==> design/flow/design.v <==
module EX (
    input clk,
    input rst_n,
    input en,
    input stage_ID_EX__EX_regwrite,
    input stage_ID_EX__EX_memtoreg,
    input stage_ID_EX__EX_memread,
    input stage_ID_EX__EX_memwrite,
    input stage_ID_EX__EX_alusrc,
    input [1:0] stage_ID_EX__EX_aluop,
    input stage_ID_EX__EX_regdst,
    input stage_ID_EX__EX_sys_en,
    input [31:0]stage_ID_EX__EX_rs_data,
    input [31:0]stage_ID_EX__EX_rt_data,
    input [4:0]stage_ID_EX__EX_rs_id,
    input [4:0]stage_ID_EX__EX_rt_id,
    input [4:0]stage_ID_EX__EX_rd_id,
    input [31:0]stage_ID_EX__EX_sign_ext,
    input [2:0]stage_ID_EX__EX_funct3,
    input sys__EX_done,
    output reg stage_EX_MEM__MEM_regwrite,
    output reg stage_EX_MEM__MEM_memtoreg,
    output reg stage_EX_MEM__MEM_memread,
    output reg stage_EX_MEM__MEM_memwrite,
    output reg [31:0] stage_EX_MEM__MEM_alures,
    output reg [31:0] stage_EX_MEM__MEM_store_data,
    output reg [4:0]  stage_EX_MEM__MEM_rd_id,
    output EX__HDUbr_regwrite,
    output EX__HDU_memread,
    output [4:0] EX__HDU_HDUbr_rd_id,
    output reg  EX_stall_for_sys,
    input  FU__EX_rs_wb,
    input  FU__EX_rs_mem,
    input  FU__EX_rt_wb,
    input  FU__EX_rt_mem,
    input [31:0]  WB__EX_for_help,
    input [31:0]  MEM__EX_for_help
);
localparam S0 = 0;  
localparam S1 = 1;  
wire [31:0] FMP1_out_rs;
wire [31:0] FMP1_out_rt;
wire [31:0] FMP2_out_rs;
wire [31:0] FMP2_out_rt;
wire [31:0] alu_in_rs;
wire [31:0] alu_in_rt;
reg  [31:0] alu_res;
assign FMP1_out_rs = (FU__EX_rs_wb)?WB__EX_for_help:stage_ID_EX__EX_rs_data;
assign FMP1_out_rt = (FU__EX_rt_wb)?WB__EX_for_help:stage_ID_EX__EX_rt_data;
assign FMP2_out_rs = (FU__EX_rs_mem)?MEM__EX_for_help:FMP1_out_rs;
assign FMP2_out_rt = (FU__EX_rt_mem)?MEM__EX_for_help:FMP1_out_rt;
assign alu_in_rs = FMP2_out_rs;
assign alu_in_rt = (stage_ID_EX__EX_alusrc)?stage_ID_EX__EX_sign_ext:FMP2_out_rt;
always@* begin
    case ({stage_ID_EX__EX_aluop,stage_ID_EX__EX_funct3})
        5'b00000: alu_res = alu_in_rs+alu_in_rt;
        5'b01000: alu_res = alu_in_rs+alu_in_rt;
        5'b10000: alu_res = alu_in_rs-alu_in_rt;
        5'b01001: alu_res = alu_in_rs<<alu_in_rt[4:0];
        5'b01101: alu_res = alu_in_rs>>alu_in_rt[4:0];
        5'b10101: alu_res = $signed(alu_in_rs)>>>alu_in_rt[4:0];
        5'b01100: alu_res = alu_in_rs^alu_in_rt;
        5'b01110: alu_res = alu_in_rs|alu_in_rt;
        5'b01111: alu_res = alu_in_rs&alu_in_rt;
        default: alu_res = 32'b0;   
    endcase
end
reg curr_state , next_state;
always@(posedge clk) begin
    if (!rst_n) begin
        curr_state <= 0;
    end
    else begin
        curr_state <= next_state;
    end
end
always@* begin
    next_state = curr_state;
    EX_stall_for_sys = 0;
    case(curr_state) 
        S0: begin
                if (stage_ID_EX__EX_sys_en) begin
                    next_state = S1;
                    EX_stall_for_sys = 1;
                end
        end
        S1: begin
                if(!sys__EX_done)
                    EX_stall_for_sys = 1;
                else begin
                    EX_stall_for_sys = 0;
                    next_state = S0;
                end
        end
    endcase
end
always@(posedge clk) begin
    if(!rst_n) begin
        stage_EX_MEM__MEM_regwrite <= 0;
        stage_EX_MEM__MEM_memtoreg <= 0;
        stage_EX_MEM__MEM_memread <= 0;
        stage_EX_MEM__MEM_memwrite <= 0;
        stage_EX_MEM__MEM_alures <= 0;
        stage_EX_MEM__MEM_store_data <= 0;
        stage_EX_MEM__MEM_rd_id <= 0;
    end
    else begin
        if(en) begin
            stage_EX_MEM__MEM_regwrite <= EX_stall_for_sys?0:stage_ID_EX__EX_regwrite;
            stage_EX_MEM__MEM_memtoreg <= EX_stall_for_sys?0:stage_ID_EX__EX_memtoreg;
            stage_EX_MEM__MEM_memread  <= EX_stall_for_sys?0:stage_ID_EX__EX_memread;
            stage_EX_MEM__MEM_memwrite <= EX_stall_for_sys?0:stage_ID_EX__EX_memwrite;
            stage_EX_MEM__MEM_alures   <= alu_res;
            stage_EX_MEM__MEM_store_data <= FMP2_out_rt;
            stage_EX_MEM__MEM_rd_id      <= stage_ID_EX__EX_regdst?stage_ID_EX__EX_rd_id:stage_ID_EX__EX_rt_id; 
        end
    end
end
assign EX__HDU_HDUbr_rd_id = stage_ID_EX__EX_regdst?stage_ID_EX__EX_rd_id:stage_ID_EX__EX_rt_id;
assign EX__HDU_memread = stage_ID_EX__EX_memread;
assign EX__HDUbr_regwrite = stage_ID_EX__EX_regwrite;
endmodule
==> design/flow/run.sh <==
#!/bin/bash
# the make line also repeats each setting of config.mk as NAME=value (left out here)
make -C /OpenROAD-flow-scripts/flow DESIGN_CONFIG=/design/flow/config.mk WORK_HOME=/design/flow/orfs CLKGATE_MAP_FILE= finish
==> design/flow/config.mk <==
export PLATFORM = sky130hd
export DESIGN_NAME = EX
export DESIGN_NICKNAME = EX
export VERILOG_FILES = /design/flow/design.v
export SDC_FILE = /design/flow/constraint.sdc
export NUM_CORES = 4
export LEC_CHECK = 0
export CAP_MARGIN = 20
export CORE_MARGIN = 2
export CORE_UTILIZATION = 66
export MAX_ROUTING_LAYER = met4
export SETUP_SLACK_MARGIN = 0.9
export SLEW_MARGIN = 20
==> design/flow/constraint.sdc <==
create_clock -name core_clock -period 3.15 [get_ports {clk}]
set_input_delay 0.6300 -clock core_clock [delete_from_list [all_inputs] [get_ports {clk}]]
set_output_delay 0.6300 -clock core_clock [all_outputs]
set_load 0.01 [all_outputs]
==> flow_metrics.env, run 1 <==
# source this file to load flow results
export IMPL_fp_util_pct=67.7
export IMPL_xor_area_share_pct=3.77
export IMPL_synth_area_um2=13200
export IMPL_edf_count=0
export IMPL_yosysUniqueCellTypes=86
export IMPL_core_um2=19500
export IMPL_synth_adder_area_share_pct=9.34
export IMPL_gp_congestion=1.38
export IMPL_aoi_share_pct=28.6
export IMPL_rows=51
export IMPL_synthTopLogicFamily="AND-OR/OR-AND gates"
export IMPL_synth_warnings=1
export IMPL_mux_share_pct=20.3
export IMPL_syn_instance_count=1813
export IMPL_ys_async_sr_fraction_pct=0
export IMPL_ys_sh_simple_pct=18.6
export IMPL_synth_seq_share_pct=11.2
export IMPL_outcome="stopped before the end"
export IMPL_error_line="[ERROR DPL-0033] detailed placement checks failed during check placement."
export IMPL_syn_nets=2106
export IMPL_yosysMostFrequentCell="mux2i_1"
export IMPL_top_area_share_pct=15.5
export IMPL_syn_avg_cell_area_um2=7.29
export IMPL_ys_top_cells_by_count="mux2i_1, nand2_1, nor2_1"
export IMPL_largest_area_cell="mux2i_1"
export IMPL_yosys_cells=1813
export IMPL_die_width_um=146
export IMPL_die_area_um2=21200
export IMPL_yosys_top_cells_area="mux2i_1, dfxtp_1, ha_1, nand2_1, o21ai_0"
export IMPL_haltStage="detailed placement"
export IMPL_ys_flops=74
export IMPL_io_pins=276
export IMPL_ff_type="dfxtp_1"
export IMPL_portBuffers=270
export IMPL_fp_dieH_um=146
export IMPL_ys_chip_area_um2=13200
[per-stage QoR]
stage / hold WS (ns) / setup TNS [ns] / area (um^2) / power [uW]
3_3_place_gp: 0.440 / -41.46 / 19500 / 4880
2_1_floorplan: 0.479 / -34.44 / 13300 / 3100
==> run 2: changes to the inputs <==
- ABC_AREA: unset -> 1
- CORE_ASPECT_RATIO: unset -> 0.5
- CORE_UTILIZATION: 66 -> 72
- CTS_CLUSTER_DIAMETER: unset -> 371
- CTS_CLUSTER_SIZE: unset -> 100
- MAX_ROUTING_LAYER: met4 -> unset
- PLACE_DENSITY: unset -> 0.43
- SETUP_SLACK_MARGIN: 0.9 -> unset
- TNS_END_PERCENT: unset -> 20
- clock period: 3.15 -> 3.85 ns (I/O delays scaled with it)
==> flow_metrics.env, run 2 <==
# source this file to load flow results
export IMPL_yosys_cells=2386
export IMPL_ys_flops=74
export IMPL_ff_type="dfxtp_1"
export IMPL_ys_sh_simple_pct=48.8
export IMPL_yosys_top_cells_area="nand2_1, nand3_1, dfxtp_1, ha_1, a21oi_1"
export IMPL_ys_top_cells_by_count="nand2_1, nand3_1, inv_1"
export IMPL_yosysUniqueCellTypes=56
export IMPL_fp_dieH_um=99.5
export IMPL_syn_instance_count=2386
export IMPL_haltStage="global placement"
export IMPL_rows=34
export IMPL_syn_nets=2679
export IMPL_die_area_um2=19400
export IMPL_error_line="[ERROR GPL-0301] Utilization 103.969 % exceeds 100%."
export IMPL_synth_warnings=1
export IMPL_outcome="stopped before the end"
export IMPL_io_pins=276
export IMPL_synth_area_um2=13100
export IMPL_ys_chip_area_um2=13100
export IMPL_mux_share_pct=0.429
export IMPL_yosysMostFrequentCell="nand2_1"
export IMPL_top_area_share_pct=24.6
export IMPL_syn_avg_cell_area_um2=5.50
export IMPL_core_um2=17600
export IMPL_edf_count=0
export IMPL_ys_async_sr_fraction_pct=0
export IMPL_die_width_um=195
export IMPL_synth_adder_area_share_pct=9.40
export IMPL_largest_area_cell="nand2_1"
export IMPL_fp_util_pct=74.5
export IMPL_aoi_share_pct=16.8
export IMPL_xor_area_share_pct=2.20
export IMPL_synthTopLogicFamily="simple AND/OR/NAND/NOR gates"
export IMPL_synth_seq_share_pct=11.3
==> run 3: changes to the inputs <==
- ABC_AREA: 1 -> unset
- CORE_ASPECT_RATIO: 0.5 -> unset
- CTS_CLUSTER_DIAMETER: 371 -> unset
- CTS_CLUSTER_SIZE: 100 -> unset
- MAX_ROUTING_LAYER: unset -> met4
- PLACE_DENSITY: 0.43 -> unset
- SETUP_SLACK_MARGIN: unset -> 0.72
- TNS_END_PERCENT: 20 -> unset
- clock period: 3.85 -> 2.65 ns (I/O delays scaled with it)
==> flow_metrics.env, run 3 <==
# source this file to load flow results
export IMPL_outcome="stopped before the end"
export IMPL_haltStage="detailed placement"
export IMPL_error_line="[ERROR DPL-0038] Utilization greater than 100%, impossible to legalize"
export IMPL_ys_chip_area_um2=13200
export IMPL_yosys_top_cells_area="mux2i_1, dfxtp_1, ha_1, nand2_1, o21ai_0"
export IMPL_aoi_share_pct=28.6
export IMPL_syn_instance_count=1813
export IMPL_yosys_cells=1813
export IMPL_synth_warnings=1
export IMPL_syn_nets=2106
export IMPL_synth_seq_share_pct=11.2
export IMPL_rows=49
export IMPL_yosysUniqueCellTypes=86
export IMPL_yosysMostFrequentCell="mux2i_1"
export IMPL_ys_async_sr_fraction_pct=0
export IMPL_largest_area_cell="mux2i_1"
export IMPL_synth_area_um2=13200
export IMPL_ys_top_cells_by_count="mux2i_1, nand2_1, nor2_1"
export IMPL_top_area_share_pct=15.5
export IMPL_io_pins=276
export IMPL_die_area_um2=19500
export IMPL_portBuffers=270
export IMPL_ys_sh_simple_pct=18.6
export IMPL_edf_count=0
export IMPL_synth_adder_area_share_pct=9.34
export IMPL_fp_util_pct=73.6
export IMPL_ff_type="dfxtp_1"
export IMPL_die_width_um=139
export IMPL_synthTopLogicFamily="AND-OR/OR-AND gates"
export IMPL_xor_area_share_pct=3.77
export IMPL_syn_avg_cell_area_um2=7.29
export IMPL_gp_congestion=1.45
export IMPL_mux_share_pct=20.3
export IMPL_ys_flops=74
export IMPL_fp_dieH_um=139
export IMPL_core_um2=18000
==> run 3: through the flow <==
stage	cell area, um^2	TNS, ns	setup slack (ns)	power, uW	std cells
2_1_floorplan	13300	-46.82	-2.24	3680	1813
3_3_place_gp	19300	-51.98	-2.04	5730	2679
==> run 4: changes to the inputs <==
- CORE_UTILIZATION: 72 -> 56
- CTS_CLUSTER_DIAMETER: unset -> 226
- CTS_CLUSTER_SIZE: unset -> 49
- MAX_ROUTING_LAYER: met4 -> unset
- SETUP_SLACK_MARGIN: 0.72 -> -0.16
- TNS_END_PERCENT: unset -> 35
- clock period: 2.65 -> 5.2 ns (I/O delays scaled with it)
==> flow_metrics.env, run 4 <==
# implementation run metrics
export IMPL_outcome="finished with violations"
export IMPL_violatedChecks="negative setup slack"
export IMPL_num_nets_final=2519
export IMPL_setup_tns_ns=-1.79
export IMPL_worst_slew_pin_slew_ns=1.44
export IMPL_insertion_delay_ns=0.37
export IMPL_maxPowerGroup="combinational logic"
export IMPL_ys_sh_simple_pct=18.6
export IMPL_critPathKind="in -> reg"
export IMPL_cp_end_kind="flip-flop"
export IMPL_logic_area_um2=10900
export IMPL_syn_instance_count=1813
export IMPL_arrival_ns=5.69
export IMPL_cts_sinks=74
export IMPL_yosysMostFrequentCell="mux2i_1"
export IMPL_fin_ws_ns=-0.248
export IMPL_finalSetupViolCount=13
export IMPL_area_delta_synth_final_pct=37.8
export IMPL_final_hold_viol_count=0
export IMPL_rows=56
export IMPL_power_uw=3870
export IMPL_synth_adder_area_share_pct=9.34
export IMPL_hp_class="reg -> reg"
export IMPL_die_area_um2=24800
export IMPL_rr_worst_depth=6
export IMPL_fp_util_pct=56.6
export IMPL_final_core_util_pct=78.0
export IMPL_clockPowerShare_pct=21.1
export IMPL_switchingPower_uw=1810
export IMPL_portBuffers=270
export IMPL_combPwrFrac_pct=63.2
export IMPL_hpwl_um=55000
export IMPL_p_int_uw=2060
export IMPL_warnings=69
export IMPL_relSlewSlack_pct=2.83
export IMPL_hold_path_endpoint="stage_EX_MEM__MEM_alures[3]"
export IMPL_syn_avg_cell_area_um2=7.29
export IMPL_grt_busiest_layer="met2"
export IMPL_viasPerCell=7.16
export IMPL_cp_startpoint="WB__EX_for_help[4]"
export IMPL_cts_made_buffers=9
export IMPL_drc=0
export IMPL_die_width_um=158
export IMPL_mux_share_pct=20.3
export IMPL_cts_max_level=3
export IMPL_path_buffers=2
export IMPL_p_leak_uw=0.00793
export IMPL_powerSeq_uw=607
export IMPL_top_area_share_pct=15.5
export IMPL_ys_async_sr_fraction_pct=0
export IMPL_cts_tree="built"
export IMPL_edf_count=0
export IMPL_dpl_cell_count=2527
export IMPL_pg_clk_uw=816
export IMPL_synth_area_um2=13200
export IMPL_vias=18354
export IMPL_endpoint="stage_EX_MEM__MEM_alures[29]"
export IMPL_ys_flops=74
export IMPL_grt_usage_pct=57.4
export IMPL_largest_area_cell="mux2i_1"
export IMPL_ys_chip_area_um2=13200
export IMPL_reg2reg_from="stage_EX_MEM__MEM_alures[1]"
export IMPL_worst_ep_required_time_ns=5.44
export IMPL_synth_warnings=1
export IMPL_io_pins=276
export IMPL_slowest_stage="clkdlybuf4s50_1"
export IMPL_final_cells=2563
export IMPL_root_buffer="clkbuf_16"
export IMPL_syn_nets=2106
export IMPL_met1_usage_pct=63.5
export IMPL_wirelength_um=76700
export IMPL_cts_hold_buf=0
export IMPL_grt_pass1_vias=17181
export IMPL_synth_seq_share_pct=11.2
export IMPL_yosys_cells=1813
export IMPL_power_combinational_uw=2450
export IMPL_grt_max_degree=67
export IMPL_worstPathMaxFanout=3
export IMPL_ff_latch_area_um2=1480
export IMPL_reg2reg_to="stage_EX_MEM__MEM_alures[1]"
export IMPL_skew_ns=0.00470
export IMPL_fin_crit_sh_pct=105
export IMPL_drv_slew=0
export IMPL_gr_total_overflow=0
export IMPL_pwr_share_seq_pct=15.7
export IMPL_gp_congestion=1.26
export IMPL_max_freq_mhz=184
export IMPL_critPathLaunchType="input pin"
export IMPL_core_um2=23300
export IMPL_aoi_share_pct=28.6
export IMPL_dr_pass1_iters=11
export IMPL_powerDensity_nw_per_um2=213
export IMPL_yosysUniqueCellTypes=86
export IMPL_ys_top_cells_by_count="mux2i_1, nand2_1, nor2_1"
export IMPL_hold_depth=2
export IMPL_cts_reportedPaths_clkPinSlew_ns=0.07
export IMPL_yosys_top_cells_area="mux2i_1, dfxtp_1, ha_1, nand2_1, o21ai_0"
export IMPL_synthTopLogicFamily="AND-OR/OR-AND gates"
export IMPL_xor_area_share_pct=3.77
export IMPL_drt_iter0_markers=3754
export IMPL_cap_violations=0
export IMPL_crit_path_cell_trace="clkdlybuf4s50_1, mux2_2, o21ai_1, a311oi_1, nor3_2, o311a_1, o21a_2, nand2_4, a21oi_4, xnor2_4, ha_4, buf_4, a21boi_2, a211oi_2, nand3b_1, o21ai_2, o221ai_2, nor2b_1, mux2i_1, or3_1"
export IMPL_routedWlPerCell_um=29.9
export IMPL_cp_depth=20
export IMPL_gr_usage_met2_pct=81.0
export IMPL_grt_pass1_wl_um=105000
export IMPL_crit_family="AND-OR/OR-AND gates"
export IMPL_ff_type="dfxtp_1"
export IMPL_cts_buffer_depth=2
export IMPL_whs_ns=0.471
export IMPL_cp_slowest_stage_delay_ns=0.47
export IMPL_switching_share_pct=46.8
export IMPL_n_fill_cell=1520
export IMPL_worstHoldStart="stage_EX_MEM__MEM_alures[3]"
export IMPL_grt_use_met3_pct=30.3
export IMPL_fp_dieH_um=158
export IMPL_antenna_found_initial=14
export IMPL_finalCriticalPeriod_ns=5.45
export IMPL_regToRegSetupSlack_ns=3.17
export IMPL_peakVddDrop_uv=219
export IMPL_drt_antenna_violating_nets=0
run 4: area by class of cell:
| type | instances | area share, % |
|---|---|---|
| multi-input combinational | 1508 | 59.7 |
| timing repair buffer | 529 | 25.7 |
| sequential | 74 | 8.14 |
| tap | 319 | 2.19 |
| inverter | 104 | 2.14 |
| clock buffer | 9 | 1.24 |
| clock inverter | 7 | 0.673 |
| antenna | 13 | 0.179 |
run 4: repair_timing:
action	CTS	global route
resized	8	44
pin swaps	8	20
setup endpoints to repair	5	17
buffers inserted	4	3
hold endpoints to repair	0	0
run 4: stage by stage:
step / instance area, um^2 / worst slack (ns)
floorplan: 13300 / -0.201
global placement: 17600 / -0.506
detailed placement: 17600 / -0.678
CTS: 18000 / -0.144
global route: 18200 / -0.255
finish: 18200 / -0.248
run 4: layer usage:
metal  wire length, um  up-vias
met2             29400     1824
met5               554        -
met4              8380       20
li1                  -     7446
met1             25300     8415
met3             13100      649
==> run 5: changes to the inputs <==
- CELL_PAD_IN_SITES_GLOBAL_PLACEMENT: unset -> 3
- CORE_UTILIZATION: 56 -> 40
- CTS_CLUSTER_DIAMETER: 226 -> 397
- CTS_CLUSTER_SIZE: 49 -> 25
- SETUP_SLACK_MARGIN: -0.16 -> unset
- TNS_END_PERCENT: 35 -> unset
==> flow_metrics.env, run 5 <==
# source this file to load flow results
export IMPL_synth_area_um2=13200
export IMPL_die_width_um=186
export IMPL_ys_top_cells_by_count="mux2i_1, nand2_1, nor2_1"
export IMPL_mux_share_pct=20.3
export IMPL_rows=66
export IMPL_synth_seq_share_pct=11.2
export IMPL_aoi_share_pct=28.6
export IMPL_yosysMostFrequentCell="mux2i_1"
export IMPL_fp_dieH_um=186
export IMPL_core_um2=32500
export IMPL_outcome="stopped before the end"
export IMPL_ys_flops=74
export IMPL_ys_async_sr_fraction_pct=0
export IMPL_yosys_top_cells_area="mux2i_1, dfxtp_1, ha_1, nand2_1, o21ai_0"
export IMPL_largest_area_cell="mux2i_1"
export IMPL_io_pins=276
export IMPL_fp_util_pct=40.6
export IMPL_haltStage="global placement"
export IMPL_syn_nets=2106
export IMPL_ys_chip_area_um2=13200
export IMPL_xor_area_share_pct=3.77
export IMPL_edf_count=0
export IMPL_yosys_cells=1813
export IMPL_syn_instance_count=1813
export IMPL_ys_sh_simple_pct=18.6
export IMPL_yosysUniqueCellTypes=86
export IMPL_synth_warnings=1
export IMPL_die_area_um2=34500
export IMPL_synthTopLogicFamily="AND-OR/OR-AND gates"
export IMPL_synth_adder_area_share_pct=9.34
export IMPL_error_line="[ERROR GPL-0301] Utilization 104.211 % exceeds 100%."
export IMPL_top_area_share_pct=15.5
export IMPL_syn_avg_cell_area_um2=7.29
export IMPL_ff_type="dfxtp_1"
==> run 6: changes to the inputs <==
- ABC_AREA: unset -> 1
- CELL_PAD_IN_SITES_GLOBAL_PLACEMENT: 3 -> 1
- CORE_ASPECT_RATIO: unset -> 0.99
- CORE_MARGIN: 2 -> 3
- CTS_CLUSTER_DIAMETER: 397 -> 270
- CTS_CLUSTER_SIZE: 25 -> unset
- GPL_TIMING_DRIVEN: unset -> 0
- HOLD_SLACK_MARGIN: unset -> 0.22
- MAX_ROUTING_LAYER: unset -> met4
- PLACE_DENSITY_LB_ADDON: unset -> 0.08
- SETUP_SLACK_MARGIN: unset -> 0.21
- SLEW_MARGIN: 20 -> 35
- clock period: 5.2 -> 3.76 ns (I/O delays scaled with it)
==> flow_metrics.env, run 6 <==
# implementation run metrics
export IMPL_outcome="finished with violations"
export IMPL_violatedChecks="negative setup slack"
export IMPL_yosys_top_cells_area="nand2_1, nand3_1, dfxtp_1, ha_1, a21oi_1"
export IMPL_ys_flops=74
export IMPL_regToRegSetupSlack_ns=2.56
export IMPL_p_leak_uw=0.00945
export IMPL_switching_share_pct=49.7
export IMPL_rr_worst_depth=3
export IMPL_hpwl_um=59900
export IMPL_yosysUniqueCellTypes=56
export IMPL_power_uw=5400
export IMPL_yosys_cells=2386
export IMPL_drc=0
export IMPL_cts_made_buffers=9
export IMPL_syn_avg_cell_area_um2=5.50
export IMPL_grt_pass1_vias=18449
export IMPL_rows=65
export IMPL_path_buffers=27
export IMPL_finalCriticalPeriod_ns=4.13
export IMPL_viasPerCell=6.04
export IMPL_ys_top_cells_by_count="nand2_1, nand3_1, inv_1"
export IMPL_drv_slew=0
export IMPL_arrival_ns=4.38
export IMPL_synth_adder_area_share_pct=9.40
export IMPL_maxPowerGroup="combinational logic"
export IMPL_max_freq_mhz=242
export IMPL_fin_ws_ns=-0.374
export IMPL_fp_dieH_um=186
export IMPL_insertion_delay_ns=0.38
export IMPL_pg_clk_uw=873
export IMPL_hold_path_endpoint="stage_EX_MEM__MEM_alures[20]"
export IMPL_num_nets_final=3124
export IMPL_slowest_stage="buf_6"
export IMPL_cp_depth=30
export IMPL_grt_usage_pct=44.3
export IMPL_cts_sinks=74
export IMPL_crit_family="buffers and inverters"
export IMPL_antenna_found_initial=6
export IMPL_reg2reg_from="curr_state"
export IMPL_final_hold_viol_count=0
export IMPL_syn_nets=2679
export IMPL_endpoint="stage_EX_MEM__MEM_store_data[5]"
export IMPL_cts_max_level=3
export IMPL_cts_hold_buf=0
export IMPL_reg2reg_to="stage_EX_MEM__MEM_memwrite"
export IMPL_final_area_um2=19800
export IMPL_rsz0062_at_grt="yes"
export IMPL_hold_depth=2
export IMPL_die_width_um=188
export IMPL_place_ws_ns=-1.84
export IMPL_cts_tree="built"
export IMPL_powerDensity_nw_per_um2=272
export IMPL_clockPowerShare_pct=16.2
export IMPL_gr_total_overflow=0
export IMPL_ys_sh_simple_pct=48.8
export IMPL_power_combinational_uw=3660
export IMPL_grt_max_degree=12
export IMPL_root_buffer="clkbuf_16"
export IMPL_top_area_share_pct=24.6
export IMPL_warnings=68
export IMPL_skew_ns=0.000572
export IMPL_io_pins=276
export IMPL_synth_warnings=1
export IMPL_critPathLaunchType="input pin"
export IMPL_fin_crit_sh_pct=110
export IMPL_synth_area_um2=13100
export IMPL_cp_startpoint="FU__EX_rt_mem"
export IMPL_mux_share_pct=0.429
export IMPL_core_um2=32100
export IMPL_combPwrFrac_pct=67.8
export IMPL_syn_instance_count=2386
export IMPL_cts_reportedPaths_clkPinSlew_ns=0.06
export IMPL_relSlewSlack_pct=35.2
export IMPL_vias=19804
export IMPL_cap_violations=0
export IMPL_ys_async_sr_fraction_pct=0
export IMPL_worstPathMaxFanout=10
export IMPL_cp_slowest_stage_delay_ns=0.19
export IMPL_finalSetupViolCount=20
export IMPL_largest_area_cell="nand2_1"
export IMPL_critPathKind="in -> reg"
export IMPL_hp_class="reg -> reg"
export IMPL_cp_end_kind="flip-flop"
export IMPL_dr_pass1_iters=8
export IMPL_crit_top_cell="buf_4"
export IMPL_synth_seq_share_pct=11.3
export IMPL_wirelength_um=80800
export IMPL_powerSeq_uw=864
export IMPL_yosysMostFrequentCell="nand2_1"
export IMPL_cts_buffer_depth=2
export IMPL_die_area_um2=35000
export IMPL_fp_util_pct=40.8
export IMPL_grt_pass1_wl_um=113000
export IMPL_gp_congestion=1.10
export IMPL_p_int_uw=2720
export IMPL_pwr_share_seq_pct=16.0
export IMPL_routedWlPerCell_um=24.6
export IMPL_synthTopLogicFamily="simple AND/OR/NAND/NOR gates"
export IMPL_area_delta_synth_final_pct=51.1
export IMPL_peakVddDrop_uv=268
export IMPL_xor_area_share_pct=2.20
export IMPL_ys_chip_area_um2=13100
export IMPL_place_area_um2=16400
export IMPL_switchingPower_uw=2680
export IMPL_worst_ep_required_time_ns=4.01
export IMPL_drt_iter0_markers=2473
export IMPL_drt_antenna_violating_nets=0
export IMPL_worst_slew_pin_slew_ns=0.965
export IMPL_worstHoldStart="stage_EX_MEM__MEM_alures[20]"
export IMPL_edf_count=0
export IMPL_aoi_share_pct=16.8
export IMPL_ff_type="dfxtp_1"
export IMPL_portBuffers=266
[run 6: cell type report]
| cell class | instances | area (um^2) |
|---|---|---|
| fillers | 3050 | 12300 |
| multi-input cells | 1990 | 11800 |
| repair buffers | 434 | 4010 |
| flip-flops and latches | 74 | 1480 |
| plain buffers | 124 | 912 |
| inverters | 198 | 779 |
| well taps | 435 | 544 |
| clock buffers | 14 | 274 |
| diodes | 8 | 20.0 |
| clock inverters | 2 | 10.0 |
[run 6: metal layers]
metal	track usage (%)	wire length [um]
met1	51.2	29600
met2	69.1	35200
met3	10.0	8720
met4	29.9	7270
met5	-	0
[run 6: timing repair]
action	in CTS	in global routing
cloned	0	2
hold endpoints to repair	0	0
endpoints found under the setup margin	32	30
setup buffers	135	31
pin swaps	108	93
resized	344	201
[run 6: metrics by stage]
step | hold WS [ns] | utilization [%] | TNS [ns] | cells
global route | 0.488 | 61.7 | -7.86 | 3277
global placement | 0.456 | 51.1 | -41.58 | 3087
CTS | 0.463 | 58.2 | -1.95 | 3238
detailed placement | 0.454 | 51.1 | -42.95 | 3087
floorplan | 0.490 | - | -0.598 | 2386
finish | 0.462 | 61.7 | -4.98 | 3279
==> run 7: changes to the inputs <==
- ABC_AREA: 1 -> unset
- CAP_MARGIN: 20 -> 0
- CELL_PAD_IN_SITES_DETAIL_PLACEMENT: unset -> 2
- CORE_ASPECT_RATIO: 0.99 -> unset
- CORE_UTILIZATION: 40 -> 24
- CTS_CLUSTER_DIAMETER: 270 -> 98
- HOLD_SLACK_MARGIN: 0.22 -> unset
- MAX_ROUTING_LAYER: met4 -> met5
- PLACE_DENSITY_LB_ADDON: 0.08 -> 0.03
- SETUP_SLACK_MARGIN: 0.21 -> 1.43
- SLEW_MARGIN: 35 -> 10
- TNS_END_PERCENT: unset -> 80
- clock period: 3.76 -> 6.44 ns (I/O delays scaled with it)
==> flow_metrics.env, run 7 <==
# implementation run metrics
export IMPL_outcome="no timing/DRC/antenna violations"
export IMPL_drv_slew=0
export IMPL_cap_violations=0
export IMPL_peakVddDrop_uv=159
export IMPL_synth_seq_share_pct=11.2
export IMPL_fp_util_pct=24.4
export IMPL_cts_hold_buf=0
export IMPL_finalSetupViolCount=0
export IMPL_synth_area_um2=13200
export IMPL_gr_total_overflow=0
export IMPL_fp_dieH_um=241
export IMPL_endpoint="stage_EX_MEM__MEM_alures[31]"
export IMPL_cts_sinks=74
export IMPL_critPathKind="in -> reg"
export IMPL_finalCriticalPeriod_ns=5.87
export IMPL_syn_instance_count=1813
export IMPL_cts_buffer_depth=2
export IMPL_final_area_um2=19300
export IMPL_grt_busiest_layer="met2"
export IMPL_final_hold_viol_count=0
export IMPL_rows=85
export IMPL_yosysMostFrequentCell="mux2i_1"
export IMPL_maxPowerGroup="combinational logic"
export IMPL_die_area_um2=57900
export IMPL_hp_class="reg -> reg"
export IMPL_ff_type="dfxtp_1"
export IMPL_vias=17026
export IMPL_critPathLaunchType="input pin"
export IMPL_cts_reportedPaths_clkPinSlew_ns=0.07
export IMPL_rr_worst_depth=5
export IMPL_ys_top_cells_by_count="mux2i_1, nand2_1, nor2_1"
export IMPL_cts_tree="built"
export IMPL_slowest_stage="ha_4"
export IMPL_grt_use_met3_pct=7.88
export IMPL_dr_pass1_iters=5
export IMPL_worst_ep_required_time_ns=6.75
export IMPL_n_fill_cell=6238
export IMPL_grt_usage_pct=36.6
export IMPL_io_pins=276
export IMPL_final_core_util_pct=35.6
export IMPL_edf_count=0
export IMPL_worstHoldStart="stage_EX_MEM__MEM_alures[20]"
export IMPL_combPwrFrac_pct=67.4
export IMPL_p_int_uw=1640
export IMPL_syn_avg_cell_area_um2=7.29
export IMPL_routedWlPerCell_um=37.7
export IMPL_antenna_found_initial=8
export IMPL_logic_area_um2=11600
export IMPL_yosysUniqueCellTypes=86
export IMPL_skew_ns=0.0118
export IMPL_core_um2=54100
export IMPL_gp_congestion=1.02
export IMPL_num_nets_final=2483
export IMPL_power_combinational_uw=2270
export IMPL_powerSeq_uw=489
export IMPL_hold_path_endpoint="stage_EX_MEM__MEM_alures[20]"
export IMPL_yosys_cells=1813
export IMPL_synthTopLogicFamily="AND-OR/OR-AND gates"
export IMPL_drc=0
export IMPL_gr_usage_met2_pct=56.9
export IMPL_switchingPower_uw=1730
export IMPL_regToRegSetupSlack_ns=4.39
export IMPL_switching_share_pct=51.4
export IMPL_largest_area_cell="mux2i_1"
export IMPL_worstPathMaxFanout=5
export IMPL_path_buffers=8
export IMPL_hold_depth=2
export IMPL_area_delta_synth_final_pct=45.7
export IMPL_warnings=68
export IMPL_cts_max_level=3
export IMPL_ys_chip_area_um2=13200
export IMPL_reg2reg_to="stage_EX_MEM__MEM_alures[19]"
export IMPL_die_width_um=241
export IMPL_portBuffers=266
export IMPL_drt_iter0_markers=1600
export IMPL_ys_async_sr_fraction_pct=0
export IMPL_grt_max_degree=15
export IMPL_cp_end_kind="flip-flop"
export IMPL_ff_latch_area_um2=1480
export IMPL_fin_crit_sh_pct=91.2
export IMPL_cp_depth=26
export IMPL_crit_family="AND-OR/OR-AND gates"
export IMPL_met1_usage_pct=49.3
export IMPL_drt_antenna_violating_nets=0
export IMPL_grt_pass1_vias=17338
export IMPL_ys_sh_simple_pct=18.6
export IMPL_reg2reg_from="stage_EX_MEM__MEM_alures[19]"
export IMPL_worst_slew_pin_slew_ns=1.36
export IMPL_clockPowerShare_pct=18.1
export IMPL_pg_clk_uw=609
export IMPL_cp_startpoint="FU__EX_rt_mem"
export IMPL_xor_area_share_pct=3.77
export IMPL_wirelength_um=109000
export IMPL_cp_slowest_stage_delay_ns=0.40
export IMPL_insertion_delay_ns=0.40
export IMPL_syn_nets=2106
export IMPL_rsz0062_at_grt="yes"
export IMPL_grt_pass1_wl_um=147000
export IMPL_root_buffer="clkbuf_16"
export IMPL_viasPerCell=5.88
export IMPL_relSlewSlack_pct=9.52
export IMPL_mux_share_pct=20.3
export IMPL_place_area_um2=16900
export IMPL_synth_adder_area_share_pct=9.34
export IMPL_pwr_share_seq_pct=14.5
export IMPL_crit_top_cell="buf_12"
export IMPL_max_freq_mhz=170
export IMPL_cts_made_buffers=9
export IMPL_arrival_ns=6.18
export IMPL_ys_flops=74
export IMPL_aoi_share_pct=28.6
export IMPL_synth_warnings=1
export IMPL_top_area_share_pct=15.5
export IMPL_p_leak_uw=0.00787
export IMPL_powerDensity_nw_per_um2=175
export IMPL_yosys_top_cells_area="mux2i_1, dfxtp_1, ha_1, nand2_1, o21ai_0"
export IMPL_hpwl_um=88600
## run 7: stage by stage
step	cells	total power, uW	hold WS [ns]	setup TNS [ns]	worst slack, ns
after floorplan	1813	1500	0.479	0	0.796
after global placement	2775	2350	0.448	-44.03	-2.61
after detailed placement	2778	2370	0.476	-23.67	-2.17
after CTS	2865	3230	0.492	0	0.670
after global routing	2892	3480	0.514	0	0.428
final	2897	3370	0.486	0	0.570
## run 7: cell type report
cell class	instances	share of cell area [%]
Buffer	127	5.32
Multi-Input combinational cell	1508	60.5
Tap cell	696	4.52
Antenna cell	6	0.0780
Clock inverter	6	0.383
Timing Repair Buffer	366	18.2
Sequential cell	74	7.69
Clock buffer	10	1.24
Inverter	104	2.09
## run 7: routing by layer
layer,vias up,share of wire [%]
li1,7348,-
met1,8727,45
met2,758,43
met3,185,7.3
met4,8,4.6
met5,-,0.039
## run 7: timing repair
item / 4_1_cts / 5_1_grt
setup endpoints to repair: 31 / 27
pin swaps: 67 / 69
setup buffers: 71 / 26
gates resized: 241 / 86
==> run 8: changes to the inputs <==
- CELL_PAD_IN_SITES_DETAIL_PLACEMENT: 2 -> unset
- CORE_UTILIZATION: 24 -> 45
- CTS_CLUSTER_DIAMETER: 98 -> 292
- CTS_CLUSTER_SIZE: unset -> 52
- PLACE_DENSITY: unset -> 0.47
- PLACE_DENSITY_LB_ADDON: 0.03 -> unset
- SETUP_SLACK_MARGIN: 1.43 -> 0.46
- SLEW_MARGIN: 10 -> 20
- TNS_END_PERCENT: 80 -> 5
==> flow_metrics.env, run 8 <==
# implementation run metrics
export IMPL_setup_tns_ns=0
export IMPL_final_hold_viol_count=0
export IMPL_cts_reportedPaths_clkPinSlew_ns=0.08
export IMPL_synth_adder_area_share_pct=9.34
export IMPL_insertion_delay_ns=0.38
export IMPL_num_nets_final=2400
export IMPL_yosysUniqueCellTypes=86
export IMPL_outcome="no timing/DRC/antenna violations"
export IMPL_yosys_top_cells_area="mux2i_1, dfxtp_1, ha_1, nand2_1, o21ai_0"
export IMPL_yosysMostFrequentCell="mux2i_1"
export IMPL_fin_ws_ns=0.422
export IMPL_reg2reg_from="stage_EX_MEM__MEM_alures[1]"
export IMPL_worst_slew_pin_slew_ns=1.30
export IMPL_place_ws_ns=-1.25
export IMPL_met2WireLength_um=30400
export IMPL_aoi_share_pct=28.6
export IMPL_mux_share_pct=20.3
export IMPL_arrival_ns=6.35
export IMPL_die_area_um2=31500
export IMPL_finalCriticalPeriod_ns=6.02
export IMPL_xor_area_share_pct=3.77
export IMPL_top_area_share_pct=15.5
export IMPL_cp_end_kind="flip-flop"
export IMPL_worstPathMaxFanout=10
export IMPL_whs_ns=0.476
export IMPL_drt_antenna_violating_nets=0
export IMPL_ys_sh_simple_pct=18.6
export IMPL_hold_path_endpoint="stage_EX_MEM__MEM_alures[3]"
export IMPL_synthTopLogicFamily="AND-OR/OR-AND gates"
export IMPL_regToRegSetupSlack_ns=4.54
export IMPL_rows=62
export IMPL_final_cells=2497
export IMPL_ys_chip_area_um2=13200
export IMPL_grt_max_degree=14
export IMPL_hp_class="reg -> reg"
export IMPL_slowest_stage="o21ai_0"
export IMPL_synth_area_um2=13200
export IMPL_edf_count=0
export IMPL_critPathLaunchType="input pin"
export IMPL_combPwrFrac_pct=60.9
export IMPL_routedWlPerCell_um=30.5
export IMPL_rr_worst_depth=6
export IMPL_cp_startpoint="FU__EX_rt_mem"
export IMPL_hpwl_um=61200
export IMPL_pwr_share_seq_pct=16.6
export IMPL_powerSeq_uw=488
export IMPL_ys_async_sr_fraction_pct=0
export IMPL_dr_pass1_iters=6
export IMPL_synth_seq_share_pct=11.2
export IMPL_power_combinational_uw=1790
export IMPL_crit_path_cell_trace="clkdlybuf4s50_1, clkbuf_4, clkbuf_4, o211ai_1, and2_2, clkinv_1, clkbuf_2, xnor2_1, ha_1, a21o_1, a31o_2, o21ai_1, o21ai_0, a21oi_1, o311ai_0, o22ai_1, mux2_2, nand2_1"
export IMPL_pg_clk_uw=658
export IMPL_cap_violations=0
export IMPL_cts_tree="built"
export IMPL_max_freq_mhz=166
export IMPL_switching_share_pct=47.9
export IMPL_skew_ns=0.00902
export IMPL_critPathKind="in -> reg"
export IMPL_synth_warnings=1
export IMPL_fp_util_pct=45.8
export IMPL_relSlewSlack_pct=13.1
export IMPL_rsz0062_at_grt="yes"
export IMPL_cp_depth=18
export IMPL_syn_nets=2106
export IMPL_maxPowerGroup="combinational logic"
export IMPL_root_buffer="clkbuf_16"
export IMPL_die_width_um=177
export IMPL_ff_type="dfxtp_1"
export IMPL_viasPerCell=6.69
export IMPL_gr_total_overflow=0
export IMPL_antenna_found_initial=4
export IMPL_dpl_cell_count=2464
export IMPL_p_leak_uw=0.00703
export IMPL_warnings=69
export IMPL_fin_crit_sh_pct=93.4
export IMPL_met3_length_um=11400
export IMPL_area_delta_synth_final_pct=29.4
export IMPL_ys_flops=74
export IMPL_hold_depth=2
export IMPL_clockPowerShare_pct=22.4
export IMPL_cts_max_level=3
export IMPL_finalSetupViolCount=0
export IMPL_grt_pass1_wl_um=107000
export IMPL_portBuffers=266
export IMPL_peakVddDrop_uv=100
export IMPL_syn_avg_cell_area_um2=7.29
export IMPL_drv_slew=0
export IMPL_grt_usage_pct=46.4
export IMPL_worst_ep_required_time_ns=6.77
export IMPL_cts_hold_buf=0
export IMPL_p_int_uw=1530
export IMPL_cts_made_buffers=9
export IMPL_worstHoldStart="stage_EX_MEM__MEM_alures[3]"
export IMPL_endpoint="stage_EX_MEM__MEM_alures[23]"
export IMPL_wirelength_um=76100
export IMPL_largest_area_cell="mux2i_1"
export IMPL_vias=16715
export IMPL_ys_top_cells_by_count="mux2i_1, nand2_1, nor2_1"
export IMPL_cts_sinks=74
export IMPL_cp_slowest_stage_delay_ns=0.55
export IMPL_grt_pass1_vias=15754
export IMPL_drc=0
export IMPL_reg2reg_to="stage_EX_MEM__MEM_alures[1]"
export IMPL_highest_layer="met5"
export IMPL_gp_congestion=1.20
export IMPL_powerDensity_nw_per_um2=171
export IMPL_fp_dieH_um=177
export IMPL_core_um2=28900
export IMPL_switchingPower_uw=1410
export IMPL_drt_iter0_markers=2482
export IMPL_cts_buffer_depth=2
export IMPL_io_pins=276
export IMPL_crit_top_cell="clkbuf_4"
export IMPL_met1_length_um=27700
export IMPL_crit_family="AND-OR/OR-AND gates"
export IMPL_path_buffers=5
export IMPL_syn_instance_count=1813
export IMPL_yosys_cells=1813
-- run 8: cell type report --
class | instances | area (um^2)
diodes | 1 | 2.50
flip-flops and latches | 74 | 1480
clock buffers | 10 | 229
inverters | 104 | 393
repair buffers | 283 | 2790
fillers | 2823 | 11800
plain buffers | 127 | 772
multi-input cells | 1508 | 10800
well taps | 384 | 480
clock inverters | 6 | 113
-- run 8: routing by layer --
metal | GRT usage (%) | vias to the layer above
met5 | 0 | -
met4 | 31.6 | 2
met3 | 17.4 | 351
met2 | 68.3 | 1472
met1 | 55.9 | 7709
li1 | - | 7181
-- run 8: stage by stage --
step | power [uW] | cell area [um^2] | util, %
after global placement | 2120 | 16400 | 56.7
after global routing | 2990 | 17100 | 59.3
final | 2930 | 17100 | 59.3
after floorplan | 1490 | 13200 | -
after detailed placement | 2130 | 16400 | 56.7
after CTS | 2810 | 17000 | 58.8
-- run 8: repair_timing --
action                                  4_1_cts  5_1_grt
pin swaps                                    11       14
gates resized                                46       33
setup buffers                                10        6
endpoints found under the setup margin       24       20
==> run 9: changes to the inputs <==
- ABC_AREA: unset -> 0
- CAP_MARGIN: 0 -> 20
- CORE_ASPECT_RATIO: unset -> 0.62
- CORE_MARGIN: 3 -> 7
- CORE_UTILIZATION: 45 -> 67
- CTS_CLUSTER_DIAMETER: 292 -> unset
- CTS_CLUSTER_SIZE: 52 -> unset
- GPL_TIMING_DRIVEN: 0 -> 1
- PLACE_DENSITY: 0.47 -> 0.6
- SETUP_SLACK_MARGIN: 0.46 -> 0.13
- TNS_END_PERCENT: 5 -> unset
- clock period: 6.44 -> 4.96 ns (I/O delays scaled with it)
==> flow_metrics.env, run 9 <==
# source this file to load flow results
export IMPL_outcome="stopped before the end"
export IMPL_haltStage="global placement without I/O"
export IMPL_error_line="[ERROR GPL-0301] Utilization 103.696 % exceeds 100%."
export IMPL_mux_share_pct=20.3
export IMPL_ys_async_sr_fraction_pct=0
export IMPL_top_area_share_pct=15.5
export IMPL_syn_nets=2106
export IMPL_xor_area_share_pct=3.77
export IMPL_rows=40
export IMPL_ys_top_cells_by_count="mux2i_1, nand2_1, nor2_1"
export IMPL_yosysMostFrequentCell="mux2i_1"
export IMPL_synth_area_um2=13200
export IMPL_syn_instance_count=1813
export IMPL_ff_type="dfxtp_1"
export IMPL_yosys_cells=1813
export IMPL_die_width_um=192
export IMPL_edf_count=0
export IMPL_synth_seq_share_pct=11.2
export IMPL_yosysUniqueCellTypes=86
export IMPL_synthTopLogicFamily="AND-OR/OR-AND gates"
export IMPL_die_area_um2=24000
export IMPL_synth_adder_area_share_pct=9.34
export IMPL_synth_warnings=1
export IMPL_fp_dieH_um=125
export IMPL_syn_avg_cell_area_um2=7.29
export IMPL_ys_sh_simple_pct=18.6
export IMPL_core_um2=19300
export IMPL_yosys_top_cells_area="mux2i_1, dfxtp_1, ha_1, nand2_1, o21ai_0"
export IMPL_largest_area_cell="mux2i_1"
export IMPL_ys_chip_area_um2=13200
export IMPL_fp_util_pct=68.4
export IMPL_ys_flops=74
export IMPL_aoi_share_pct=28.6
==> run 10: changes to the inputs <==
- ABC_AREA: 0 -> unset
- CELL_PAD_IN_SITES_GLOBAL_PLACEMENT: 1 -> unset
- CORE_ASPECT_RATIO: 0.62 -> unset
- CORE_MARGIN: 7 -> 2
- CORE_UTILIZATION: 67 -> 65
- CTS_CLUSTER_DIAMETER: unset -> 220
- GPL_TIMING_DRIVEN: 1 -> unset
- MAX_ROUTING_LAYER: met5 -> unset
- PLACE_DENSITY: 0.6 -> unset
- SETUP_SLACK_MARGIN: 0.13 -> unset
- TNS_END_PERCENT: unset -> 5
- clock period: 4.96 -> 4.94 ns (I/O delays scaled with it)
==> flow_metrics.env, run 10 <==
# source this file to load flow results
export IMPL_grt_usage_pct=73.5
export IMPL_cts_buffer_depth=2
export IMPL_rows=52
export IMPL_dpl_cell_count=2484
export IMPL_fp_util_pct=65.7
export IMPL_ys_sh_simple_pct=18.6
export IMPL_yosysMostFrequentCell="mux2i_1"
export IMPL_place_ws_ns=-0.415
export IMPL_largest_area_cell="mux2i_1"
export IMPL_top_area_share_pct=15.5
export IMPL_ys_async_sr_fraction_pct=0
export IMPL_synth_adder_area_share_pct=9.34
export IMPL_edf_count=0
export IMPL_yosysUniqueCellTypes=86
export IMPL_ys_top_cells_by_count="mux2i_1, nand2_1, nor2_1"
export IMPL_synthTopLogicFamily="AND-OR/OR-AND gates"
export IMPL_core_um2=20100
export IMPL_root_buffer="clkbuf_16"
export IMPL_gr_total_overflow=4
export IMPL_io_pins=276
export IMPL_error_line="[ERROR GRT-0232] Routing congestion too high. Check the congestion heatmap in the GUI."
export IMPL_post_cts_buffers=0
export IMPL_ff_type="dfxtp_1"
export IMPL_synth_warnings=1
export IMPL_yosys_cells=1813
export IMPL_haltStage="global routing"
export IMPL_synth_area_um2=13200
export IMPL_syn_nets=2106
export IMPL_gp_congestion=1.32
export IMPL_syn_instance_count=1813
export IMPL_xor_area_share_pct=3.77
export IMPL_ys_flops=74
export IMPL_hpwl_um=49400
export IMPL_cts_made_buffers=9
export IMPL_portBuffers=270
export IMPL_cts_hold_buf=0
export IMPL_outcome="stopped before the end"
export IMPL_yosys_top_cells_area="mux2i_1, dfxtp_1, ha_1, nand2_1, o21ai_0"
export IMPL_ys_chip_area_um2=13200
export IMPL_die_area_um2=21500
export IMPL_die_width_um=147
export IMPL_aoi_share_pct=28.6
export IMPL_fp_dieH_um=147
export IMPL_mux_share_pct=20.3
export IMPL_cts_max_level=3
export IMPL_syn_avg_cell_area_um2=7.29
export IMPL_cts_sinks=74
export IMPL_synth_seq_share_pct=11.2
==> run 10: stage by stage <==
stage | cell area (um^2) | utilization (%) | hold slack (ns) | setup TNS, ns
after CTS | 17900 | 89.1 | 0.483 | -0.0101
after detailed placement | 17600 | 87.5 | 0.472 | -3.80
after global placement | 17600 | 87.5 | 0.466 | -2.80
after floorplan | 13300 | - | 0.479 | -2.06
==> run 10: repair_timing <==
| item | CTS |
|---|---|
| gates resized | 3 |
| setup endpoints to repair | 5 |
| pin swaps | 1 |
==> run 10: metal layers <==
| layer | GRT usage (%) | GRT overflow |
|---|---|---|
| met3 | 57.2 | 0 |
| met5 | 25.2 | 1 |
| met4 | 71.5 | 2 |
| met2 | 92.4 | 1 |
| met1 | 72.9 | 0 |
==> run 11: changes to the inputs <==
- ABC_AREA: unset -> 1
- CELL_PAD_IN_SITES_DETAIL_PLACEMENT: unset -> 2
- CORE_UTILIZATION: 65 -> 40
- CTS_CLUSTER_DIAMETER: 220 -> unset
- GPL_TIMING_DRIVEN: unset -> 0
- TNS_END_PERCENT: 5 -> unset
- clock period: 4.94 -> 8.66 ns (I/O delays scaled with it)
==> flow_metrics.env, run 11 <==
# source this file to load flow results
export IMPL_ys_top_cells_by_count="nand2_1, nand3_1, inv_1"
export IMPL_ys_sh_simple_pct=48.8
export IMPL_mux_share_pct=0.429
export IMPL_die_width_um=185
export IMPL_gp_congestion=1.08
export IMPL_haltStage="detailed placement"
export IMPL_synth_warnings=1
export IMPL_die_area_um2=34300
export IMPL_io_pins=276
export IMPL_top_area_share_pct=24.6
export IMPL_synth_adder_area_share_pct=9.40
export IMPL_yosys_top_cells_area="nand2_1, nand3_1, dfxtp_1, ha_1, a21oi_1"
export IMPL_synth_seq_share_pct=11.3
export IMPL_yosysMostFrequentCell="nand2_1"
export IMPL_core_um2=32500
export IMPL_fp_dieH_um=185
export IMPL_synth_area_um2=13100
export IMPL_ys_async_sr_fraction_pct=0
export IMPL_yosysUniqueCellTypes=56
export IMPL_yosys_cells=2386
export IMPL_error_line="[ERROR DPL-0033] detailed placement checks failed during check placement."
export IMPL_ys_flops=74
export IMPL_syn_nets=2679
export IMPL_syn_avg_cell_area_um2=5.50
export IMPL_portBuffers=266
export IMPL_ys_chip_area_um2=13100
export IMPL_edf_count=0
export IMPL_fp_util_pct=40.4
export IMPL_aoi_share_pct=16.8
export IMPL_largest_area_cell="nand2_1"
export IMPL_ff_type="dfxtp_1"
export IMPL_synthTopLogicFamily="simple AND/OR/NAND/NOR gates"
export IMPL_xor_area_share_pct=2.20
export IMPL_rows=66
export IMPL_syn_instance_count=2386
export IMPL_outcome="stopped before the end"
-- run 11: per-stage QoR --
step	hold WS (ns)	total power, uW	worst slack [ns]
2_1_floorplan	0.490	1090	3.61
3_3_place_gp	0.455	1540	1.73
==> run 12: changes to the inputs <==
- ABC_AREA: 1 -> unset
- CAP_MARGIN: 20 -> 10
- CELL_PAD_IN_SITES_DETAIL_PLACEMENT: 2 -> unset
- CELL_PAD_IN_SITES_GLOBAL_PLACEMENT: unset -> 0
- CORE_ASPECT_RATIO: unset -> 0.72
- CORE_UTILIZATION: 40 -> 72
- CTS_CLUSTER_DIAMETER: unset -> 231
- CTS_CLUSTER_SIZE: unset -> 49
- GPL_TIMING_DRIVEN: 0 -> 1
- MAX_ROUTING_LAYER: unset -> met5
- SETUP_SLACK_MARGIN: unset -> 1.49
- SLEW_MARGIN: 20 -> 5
- TNS_END_PERCENT: unset -> 100
- clock period: 8.66 -> 6.3 ns (I/O delays scaled with it)
==> flow_metrics.env, run 12 <==
# source this file to load flow results
export IMPL_outcome="stopped before the end"
export IMPL_haltStage="global routing"
export IMPL_error_line="[ERROR GRT-0116] Global routing finished with congestion. Check the congestion regions in the DRC Viewer."
export IMPL_xor_area_share_pct=3.77
export IMPL_ys_top_cells_by_count="mux2i_1, nand2_1, nor2_1"
export IMPL_synthTopLogicFamily="AND-OR/OR-AND gates"
export IMPL_hpwl_um=46300
export IMPL_ff_type="dfxtp_1"
export IMPL_yosys_cells=1813
export IMPL_ys_sh_simple_pct=18.6
export IMPL_root_buffer="clkbuf_16"
export IMPL_grt_usage_pct=95.5
export IMPL_largest_area_cell="mux2i_1"
export IMPL_fp_dieH_um=119
export IMPL_portBuffers=270
export IMPL_die_area_um2=19500
export IMPL_gp_congestion=1.38
export IMPL_aoi_share_pct=28.6
export IMPL_rows=41
export IMPL_cts_max_level=3
export IMPL_ys_async_sr_fraction_pct=0
export IMPL_synth_seq_share_pct=11.2
export IMPL_yosysUniqueCellTypes=86
export IMPL_synth_adder_area_share_pct=9.34
export IMPL_die_width_um=164
export IMPL_top_area_share_pct=15.5
export IMPL_place_ws_ns=0.286
export IMPL_ys_chip_area_um2=13200
export IMPL_mux_share_pct=20.3
export IMPL_gr_total_overflow=839
export IMPL_edf_count=0
export IMPL_io_pins=276
export IMPL_synth_warnings=1
export IMPL_ys_flops=74
export IMPL_yosysMostFrequentCell="mux2i_1"
export IMPL_cts_made_buffers=9
export IMPL_synth_area_um2=13200
export IMPL_syn_instance_count=1813
export IMPL_cts_hold_buf=0
export IMPL_core_um2=17700
export IMPL_syn_avg_cell_area_um2=7.29
export IMPL_cts_buffer_depth=2
export IMPL_syn_nets=2106
export IMPL_fp_util_pct=74.5
export IMPL_yosys_top_cells_area="mux2i_1, dfxtp_1, ha_1, nand2_1, o21ai_0"
export IMPL_cts_sinks=74
-- run 12: metrics by stage --
step / cells / power, uW / area [um^2] / hold WS [ns]
after global placement: 2238 / 1990 / 15900 / 0.459
after detailed placement: 2238 / 2070 / 15900 / 0.467
after CTS: 2315 / 2770 / 17200 / 0.476
after floorplan: 1813 / 1540 / 13300 / 0.479
-- run 12: per-layer routing --
layer / GRT usage (%) / GRT overflow
met5: 66.8 / 19
met1: 91.5 / 59
met4: 101 / 226
met3: 84.3 / 96
met2: 109 / 439
-- run 12: repair_timing --
item / 4_1_cts
resized: 153
gates cloned: 3
pin swaps: 54
endpoints found under the setup margin: 24
setup buffers: 58
==> run 13: changes to the inputs <==
- CAP_MARGIN: 10 -> 20
- CELL_PAD_IN_SITES_GLOBAL_PLACEMENT: 0 -> unset
- CORE_ASPECT_RATIO: 0.72 -> unset
- CTS_CLUSTER_DIAMETER: 231 -> unset
- CTS_CLUSTER_SIZE: 49 -> 51
- GPL_TIMING_DRIVEN: 1 -> unset
- MAX_ROUTING_LAYER: met5 -> met4
- SETUP_SLACK_MARGIN: 1.49 -> 0.65
- SLEW_MARGIN: 5 -> 20
- TNS_END_PERCENT: 100 -> unset
- clock period: 6.3 -> 2.24 ns (I/O delays scaled with it)
==> flow_metrics.env, run 13 <==
# source this file to load flow results
export IMPL_outcome="stopped before the end"
export IMPL_haltStage="detailed placement"
export IMPL_error_line="[ERROR DPL-0038] Utilization greater than 100%, impossible to legalize"
export IMPL_synthTopLogicFamily="AND-OR/OR-AND gates"
export IMPL_core_um2=18000
export IMPL_synth_adder_area_share_pct=9.34
export IMPL_die_width_um=139
export IMPL_syn_instance_count=1813
export IMPL_mux_share_pct=20.3
export IMPL_ys_chip_area_um2=13200
export IMPL_yosys_top_cells_area="mux2i_1, dfxtp_1, ha_1, nand2_1, o21ai_0"
export IMPL_fp_dieH_um=139
export IMPL_fp_util_pct=73.6
export IMPL_gp_congestion=1.35
export IMPL_xor_area_share_pct=3.77
export IMPL_yosys_cells=1813
export IMPL_rows=49
export IMPL_syn_avg_cell_area_um2=7.29
export IMPL_top_area_share_pct=15.5
export IMPL_aoi_share_pct=28.6
export IMPL_portBuffers=270
export IMPL_io_pins=276
export IMPL_ys_top_cells_by_count="mux2i_1, nand2_1, nor2_1"
export IMPL_yosysMostFrequentCell="mux2i_1"
export IMPL_yosysUniqueCellTypes=86
export IMPL_synth_seq_share_pct=11.2
export IMPL_synth_warnings=1
export IMPL_synth_area_um2=13200
export IMPL_ys_sh_simple_pct=18.6
export IMPL_ff_type="dfxtp_1"
export IMPL_largest_area_cell="mux2i_1"
export IMPL_ys_async_sr_fraction_pct=0
export IMPL_syn_nets=2106
export IMPL_ys_flops=74
export IMPL_edf_count=0
export IMPL_die_area_um2=19500
## run 13: per-stage QoR
stage	setup TNS [ns]	instances	worst slack, ns	cell area [um^2]	total power [uW]
global placement	-63.21	2702	-2.38	19600	6880
floorplan	-57.29	1813	-2.56	13400	4370
==> run 14: changes to the inputs <==
- ABC_AREA: unset -> 0
- CAP_MARGIN: 20 -> 30
- CELL_PAD_IN_SITES_DETAIL_PLACEMENT: unset -> 2
- CELL_PAD_IN_SITES_GLOBAL_PLACEMENT: unset -> 3
- CORE_MARGIN: 2 -> 6
- CORE_UTILIZATION: 72 -> 40
- CTS_CLUSTER_SIZE: 51 -> unset
- GPL_TIMING_DRIVEN: unset -> 0
- MAX_ROUTING_LAYER: met4 -> unset
- PLACE_DENSITY_LB_ADDON: unset -> 0.13
- SETUP_SLACK_MARGIN: 0.65 -> unset
- clock period: 2.24 -> 3.42 ns (I/O delays scaled with it)
==> flow_metrics.env, run 14 <==
# source this file to load flow results
export IMPL_ys_async_sr_fraction_pct=0
export IMPL_syn_instance_count=1813
export IMPL_largest_area_cell="mux2i_1"
export IMPL_ys_chip_area_um2=13200
export IMPL_mux_share_pct=20.3
export IMPL_yosys_cells=1813
export IMPL_synth_adder_area_share_pct=9.34
export IMPL_haltStage="global placement"
export IMPL_fp_util_pct=40.6
export IMPL_syn_avg_cell_area_um2=7.29
export IMPL_io_pins=276
export IMPL_synth_seq_share_pct=11.2
export IMPL_synth_warnings=1
export IMPL_synthTopLogicFamily="AND-OR/OR-AND gates"
export IMPL_top_area_share_pct=15.5
export IMPL_yosysMostFrequentCell="mux2i_1"
export IMPL_core_um2=32500
export IMPL_aoi_share_pct=28.6
export IMPL_die_area_um2=37500
export IMPL_ys_flops=74
export IMPL_syn_nets=2106
export IMPL_error_line="[ERROR FLW-0024] Place density exceeds 1.0 (current PLACE_DENSITY_LB_ADDON =  0.13). Please check if the value of  PLACE_DENSITY_LB_ADDON is between 0 and 0.99."
export IMPL_yosys_top_cells_area="mux2i_1, dfxtp_1, ha_1, nand2_1, o21ai_0"
export IMPL_outcome="stopped before the end"
export IMPL_yosysUniqueCellTypes=86
export IMPL_ys_sh_simple_pct=18.6
export IMPL_rows=66
export IMPL_xor_area_share_pct=3.77
export IMPL_die_width_um=194
export IMPL_fp_dieH_um=194
export IMPL_ff_type="dfxtp_1"
export IMPL_edf_count=0
export IMPL_ys_top_cells_by_count="mux2i_1, nand2_1, nor2_1"
export IMPL_synth_area_um2=13200
==> run 15: changes to the inputs <==
- ABC_AREA: 0 -> unset
- CAP_MARGIN: 30 -> 0
- CELL_PAD_IN_SITES_DETAIL_PLACEMENT: 2 -> unset
- CELL_PAD_IN_SITES_GLOBAL_PLACEMENT: 3 -> 1
- CORE_ASPECT_RATIO: unset -> 0.5
- CORE_MARGIN: 6 -> 5
- CORE_UTILIZATION: 40 -> 57
- CTS_CLUSTER_DIAMETER: unset -> 292
- CTS_CLUSTER_SIZE: unset -> 52
- GPL_TIMING_DRIVEN: 0 -> 1
- MAX_ROUTING_LAYER: unset -> met5
- PLACE_DENSITY_LB_ADDON: 0.13 -> 0.3
- SETUP_SLACK_MARGIN: unset -> -0.64
- SLEW_MARGIN: 20 -> 35
- TNS_END_PERCENT: unset -> 5
- clock period: 3.42 -> 6.44 ns (I/O delays scaled with it)
==> flow_metrics.env, run 15 <==
# source this file to load flow results
export IMPL_xor_area_share_pct=3.77
export IMPL_fp_dieH_um=118
export IMPL_synth_seq_share_pct=11.2
export IMPL_yosys_top_cells_area="mux2i_1, dfxtp_1, ha_1, nand2_1, o21ai_0"
export IMPL_core_um2=22800
export IMPL_synth_area_um2=13200
export IMPL_yosys_cells=1813
export IMPL_syn_instance_count=1813
export IMPL_aoi_share_pct=28.6
export IMPL_outcome="stopped before the end"
export IMPL_io_pins=276
export IMPL_die_area_um2=26500
export IMPL_edf_count=0
export IMPL_yosysUniqueCellTypes=86
export IMPL_synth_adder_area_share_pct=9.34
export IMPL_largest_area_cell="mux2i_1"
export IMPL_yosysMostFrequentCell="mux2i_1"
export IMPL_ys_chip_area_um2=13200
export IMPL_top_area_share_pct=15.5
export IMPL_synth_warnings=1
export IMPL_ff_type="dfxtp_1"
export IMPL_haltStage="global placement"
export IMPL_ys_flops=74
export IMPL_syn_avg_cell_area_um2=7.29
export IMPL_die_width_um=225
export IMPL_error_line="[ERROR FLW-0024] Place density exceeds 1.0 (current PLACE_DENSITY_LB_ADDON =  0.3). Please check if the value of  PLACE_DENSITY_LB_ADDON is between 0 and 0.99."
export IMPL_fp_util_pct=58.0
export IMPL_ys_top_cells_by_count="mux2i_1, nand2_1, nor2_1"
export IMPL_syn_nets=2106
export IMPL_ys_sh_simple_pct=18.6
export IMPL_mux_share_pct=20.3
export IMPL_ys_async_sr_fraction_pct=0
export IMPL_synthTopLogicFamily="AND-OR/OR-AND gates"
export IMPL_rows=39
==> run 16: changes to the inputs <==
- CELL_PAD_IN_SITES_GLOBAL_PLACEMENT: 1 -> 0
- CORE_ASPECT_RATIO: 0.5 -> unset
- CORE_MARGIN: 5 -> 2
- CORE_UTILIZATION: 57 -> 56
- CTS_CLUSTER_DIAMETER: 292 -> 43
- CTS_CLUSTER_SIZE: 52 -> unset
- PLACE_DENSITY: unset -> 0.48
- PLACE_DENSITY_LB_ADDON: 0.3 -> unset
- SETUP_SLACK_MARGIN: -0.64 -> 0.8
- SLEW_MARGIN: 35 -> 20
- TNS_END_PERCENT: 5 -> 80
- clock period: 6.44 -> 4.23 ns (I/O delays scaled with it)
==> flow_metrics.env, run 16 <==
# source this file to load flow results
export IMPL_io_pins=276
export IMPL_outcome="stopped before the end"
export IMPL_place_area_um2=19200
export IMPL_edf_count=0
export IMPL_die_area_um2=24800
export IMPL_fp_dieH_um=158
export IMPL_yosys_cells=1813
export IMPL_ys_flops=74
export IMPL_cts_sinks=74
export IMPL_yosys_top_cells_area="mux2i_1, dfxtp_1, ha_1, nand2_1, o21ai_0"
export IMPL_ys_top_cells_by_count="mux2i_1, nand2_1, nor2_1"
export IMPL_gp_congestion=1.21
export IMPL_ys_chip_area_um2=13200
export IMPL_haltStage="global routing"
export IMPL_yosysUniqueCellTypes=86
export IMPL_die_width_um=158
export IMPL_synth_area_um2=13200
export IMPL_rows=56
export IMPL_top_area_share_pct=15.5
export IMPL_syn_instance_count=1813
export IMPL_aoi_share_pct=28.6
export IMPL_largest_area_cell="mux2i_1"
export IMPL_ff_type="dfxtp_1"
export IMPL_synth_adder_area_share_pct=9.34
export IMPL_portBuffers=270
export IMPL_fp_util_pct=56.6
export IMPL_synth_warnings=1
export IMPL_error_line="[ERROR GRT-0116] Global routing finished with congestion. Check the congestion regions in the DRC Viewer."
export IMPL_ys_async_sr_fraction_pct=0
export IMPL_yosysMostFrequentCell="mux2i_1"
export IMPL_xor_area_share_pct=3.77
export IMPL_grt_usage_pct=78.9
export IMPL_cts_made_buffers=9
export IMPL_cts_max_level=3
export IMPL_root_buffer="clkbuf_16"
export IMPL_hpwl_um=59300
export IMPL_syn_avg_cell_area_um2=7.29
export IMPL_core_um2=23300
export IMPL_ys_sh_simple_pct=18.6
export IMPL_gr_total_overflow=80
export IMPL_mux_share_pct=20.3
export IMPL_synth_seq_share_pct=11.2
export IMPL_cts_buffer_depth=2
export IMPL_syn_nets=2106
export IMPL_synthTopLogicFamily="AND-OR/OR-AND gates"
export IMPL_place_ws_ns=-0.916
==> run 16: timing repair <==
item / in CTS
endpoints found under the hold margin: 0
gates resized: 175
hold buffers: 0
setup buffers: 35
endpoints found under the setup margin: 32
pin swaps: 68
==> run 16: metal layers <==
| layer | GRT overflow | global-route usage [%] |
|---|---|---|
| met1 | 3 | 79.4 |
| met2 | 32 | 93.0 |
| met3 | 1 | 66.1 |
| met4 | 44 | 76.6 |
| met5 | 0 | 39.8 |
==> run 16: through the flow <==
stage,std cells,hold slack [ns],power [uW],setup TNS [ns]
detailed placement,2731,0.452,3810,-17.25
floorplan,1813,0.479,2300,-10.40
global placement,2731,0.442,3710,-13.62
CTS,2782,0.482,4870,-1.66
Power and IR drop assume default switching activity.
